## RISC_V
module RISC_V(clk, rst, mem_addr, mem_wdata, mem_we, mem_rdata);
    input clk, rst;
    input  [15:0] mem_rdata;  
    output [15:0] mem_addr;   
    output [15:0] mem_wdata;  
    output        mem_we;     
    wire [2:0] func3, ALUControl;
    wire[2:0] immSrc;
    wire zero, less_greater, PCSrc, memWrite, 
         regWrite, ALUSrc, PCWrite, adrSrc, IRWrite, funct7;
    wire [1:0] resultSrc, ALUSrcA, ALUSrcB, Branch_funct;
    wire [2:0] op; 
    RISC_V_Controller CU(
        .clk(clk), .rst(rst), .op(op), 
        .func3(func3), .immSrc(immSrc), .zero(zero), 
        .less_greater(less_greater), .PCWrite(PCWrite),
        .adrSrc(adrSrc), .memWrite(memWrite), 
        .IRWrite(IRWrite), .resultSrc(resultSrc), 
        .ALUControl(ALUControl), .ALUSrcA(ALUSrcA),
        .ALUSrcB(ALUSrcB), .regWrite(regWrite),
        .Branch_funct(Branch_funct)
    );
    RISC_V_Datapath DP(
        .clk(clk), .rst(rst), .less_greater(less_greater),
        .PCWrite(PCWrite), .adrSrc(adrSrc),
        .memWrite(memWrite), .IRWrite(IRWrite), 
        .resultSrc(resultSrc), .immSrc(immSrc), 
        .ALUControl(ALUControl), .op(op),
  ...
export LEC_CHECK = 0
export ABC_AREA = 1
export CAP_MARGIN = 20
export CORE_MARGIN = 2
export CORE_UTILIZATION = 72
export CTS_CLUSTER_DIAMETER = 227
export CTS_CLUSTER_SIZE = 43
export HOLD_SLACK_MARGIN = 0.29
export PLACE_DENSITY_LB_ADDON = 0.02
export SETUP_SLACK_MARGIN = 1.24
export SLEW_MARGIN = 20
create_clock -name core_clock -period 4.2 [get_ports {clk}]
run.sh (not shown) runs the stock make flow with config.mk's settings and CLKGATE_MAP_FILE=.
The first run never finished: it broke off in global routing (5_1_grt) (GRT-0116).
Change:
ABC_AREA = not set   (was 1)
CORE_UTILIZATION = 38   (was 72)
CTS_CLUSTER_DIAMETER = not set   (was 227)
CTS_CLUSTER_SIZE = not set   (was 43)
HOLD_SLACK_MARGIN = not set   (was 0.29)
PLACE_DENSITY_LB_ADDON = not set   (was 0.02)
SETUP_SLACK_MARGIN = not set   (was 1.24)
clock period = 7.85 ns   (was 4.2 ns; I/O delays follow)
=> The new run finished with timing, DRC and antenna clean. Area after synthesis shrinks slightly. Die area grows by well over a third. Synthesized cell count shrinks by well over a third.
Change:
ABC_AREA = 1   (was not set)
CORE_UTILIZATION = 69   (was 38)
PLACE_DENSITY = 0.73   (was not set)
clock period = 6.8 ns   (was 7.85 ns; I/O delays follow)
Effect: Sequential share of layout area decreases by 0.30 points; register-to-register slack gets worse by 140 ps; synthesized cell count increases by 68%; global-route usage increases by 19 points; total power increases by 16%; die area decreases by 43%; worst setup slack gets worse by 170 ps; clock skew barely changes; wire length increases by 10%; design area increases by 0.70%.
Change:
ABC_AREA = not set   (was 1)
CORE_UTILIZATION = 72   (was 69)
CTS_CLUSTER_SIZE = 37   (was not set)
HOLD_SLACK_MARGIN = -0.08   (was not set)
PLACE_DENSITY = 0.35   (was 0.73)
clock period = 3.73 ns   (was 6.8 ns; I/O delays follow)
The new run failed in clock tree synthesis (4_1_cts) (DPL-0038).
Synthesized area is lower by 1.8%.
Die size falls by 5.7%.
Synthesized cell count shrinks by about 40%.
Change:
CORE_UTILIZATION = 15   (was 72)
CTS_CLUSTER_SIZE = not set   (was 37)
HOLD_SLACK_MARGIN = not set   (was -0.08)
PLACE_DENSITY = not set   (was 0.35)
clock period = 11.0 ns   (was 3.73 ns; I/O delays follow)
With this change the flow produced a clean layout; die size went up to 4.7 times its value; synthesized cell count stays the same; synthesized area is unchanged.
Change:
CORE_UTILIZATION = 56   (was 15)
clock period = 4.36 ns   (was 11.0 ns; I/O delays follow)
Effect:
- This time the run finished but fails on setup timing
- power increases to 2.7 times its value
- count of clock-buffer cells in the layout is unchanged
- non-clock buffer count rose by 379


Setup of oak:
RISC_V again, from the RTL that the note above started with.
clock: 3.73 ns
lec_check: 0
cap_margin: 20
core_margin: 2
core_utilization: 72
cts_cluster_diameter: 397
cts_cluster_size: 37
hold_slack_margin: 0.3
place_density: 0.35
setup_slack_margin: 0.5
slew_margin: 20
oak: DPL-0033 in 4_1_cts -> run aborted
> inputs changed (oak -> pine)
- removing CTS_CLUSTER_SIZE (formerly 37)
- removing HOLD_SLACK_MARGIN (formerly 0.3)
- removing SETUP_SLACK_MARGIN (formerly 0.5)
- removing CTS_CLUSTER_DIAMETER (formerly 397)
- removing PLACE_DENSITY (formerly 0.35)
- changing CORE_UTILIZATION from 72 to 40
- changing the clock period (ns, I/O delays scaled along) from 3.73 to 7.85
==> results <==
- Looking at the reports, pine completed the entire flow and the layout it produced met the timing, DRC and antenna checks.
- Taking oak as the reference, in pine starting density of the core now smaller, area of the core region now larger.
- In the flow results for oak and pine, the number of cells in the design after placement is larger on oak.
- Looking at total die size across both flows, pine is the weaker of the two, with oak ahead.
- NOTE routability-driven placement congestion ratio oak->pine decreased by more than 10%
- NOTE instance area at placement oak->pine decreased by more than 10%
- Worst setup timing slack at the placement stage (lower): oak
- [compare] base=oak new=pine: net count after synthesis held steady; number of flops mapped to enable cells by yosys held steady; die boundary width grew by 33%.
Here is what was changed in the inputs of birch compared with pine.
- swapping 40 for 68 in CORE_UTILIZATION
- putting CTS_CLUSTER_SIZE at 98 where nothing was set
- putting CTS_CLUSTER_DIAMETER at 390 where nothing was set
- putting ABC_AREA at 1 where nothing was set
- putting PLACE_DENSITY at 0.43 where nothing was set
- swapping 7.85 for 4.48 in the clock period (ns, I/O delays scaled along)
==> results <==
- Compared with pine, birch shows a higher synthesized cell count.
- Against pine, yosys synthesis chip area in birch rose slightly.
- Floorplan die width came out lower on birch than on pine.
- Prevailing logic family in the synthesized netlist = simple AND/OR/NAND/NOR gates: birch; prevailing logic family in the synthesized netlist = multiplexers: pine
- birch ends up with a die area that is 39% lower than in pine.
- Status: birch FAILED at 5_1_grt (tool error)
- Compared to pine, birch has multiplexer share of the synthesized area 22 points lower.
Changes in maple relative to birch:
- swapping 98 for 37 in CTS_CLUSTER_SIZE
- clearing PLACE_DENSITY, which used to be 0.43
- clearing ABC_AREA, which used to be 1
- clearing CTS_CLUSTER_DIAMETER, which used to be 390
- putting HOLD_SLACK_MARGIN at -0.08 where nothing was set
- swapping 68 for 70 in CORE_UTILIZATION
- swapping 4.48 for 3.73 in the clock period (ns, I/O delays scaled along)
==> comparison <==
- Taking maple over birch, the synthesized area divided by synthesized cell count ratio works out to 1.6.
- maple vs. birch: total number of placement rows fell about 2%; core outline area saw a decrease; post-synthesis chip area from yosys down about 1.8%; die boundary width saw a decrease.
- Summary of maple over birch: fraction of the mapped netlist area in adder cells saw little to no change, net count of the mapped netlist saw a decrease.
- Higher post-synth design cell area goes to birch over maple.
- maple did not make it past 4_1_cts, where a tool error ended it.
- Of birch and maple, birch shows the lower mux contribution to synthesized area, with maple above it.
No activity file was given, so power comes from the tool's default toggle rates.
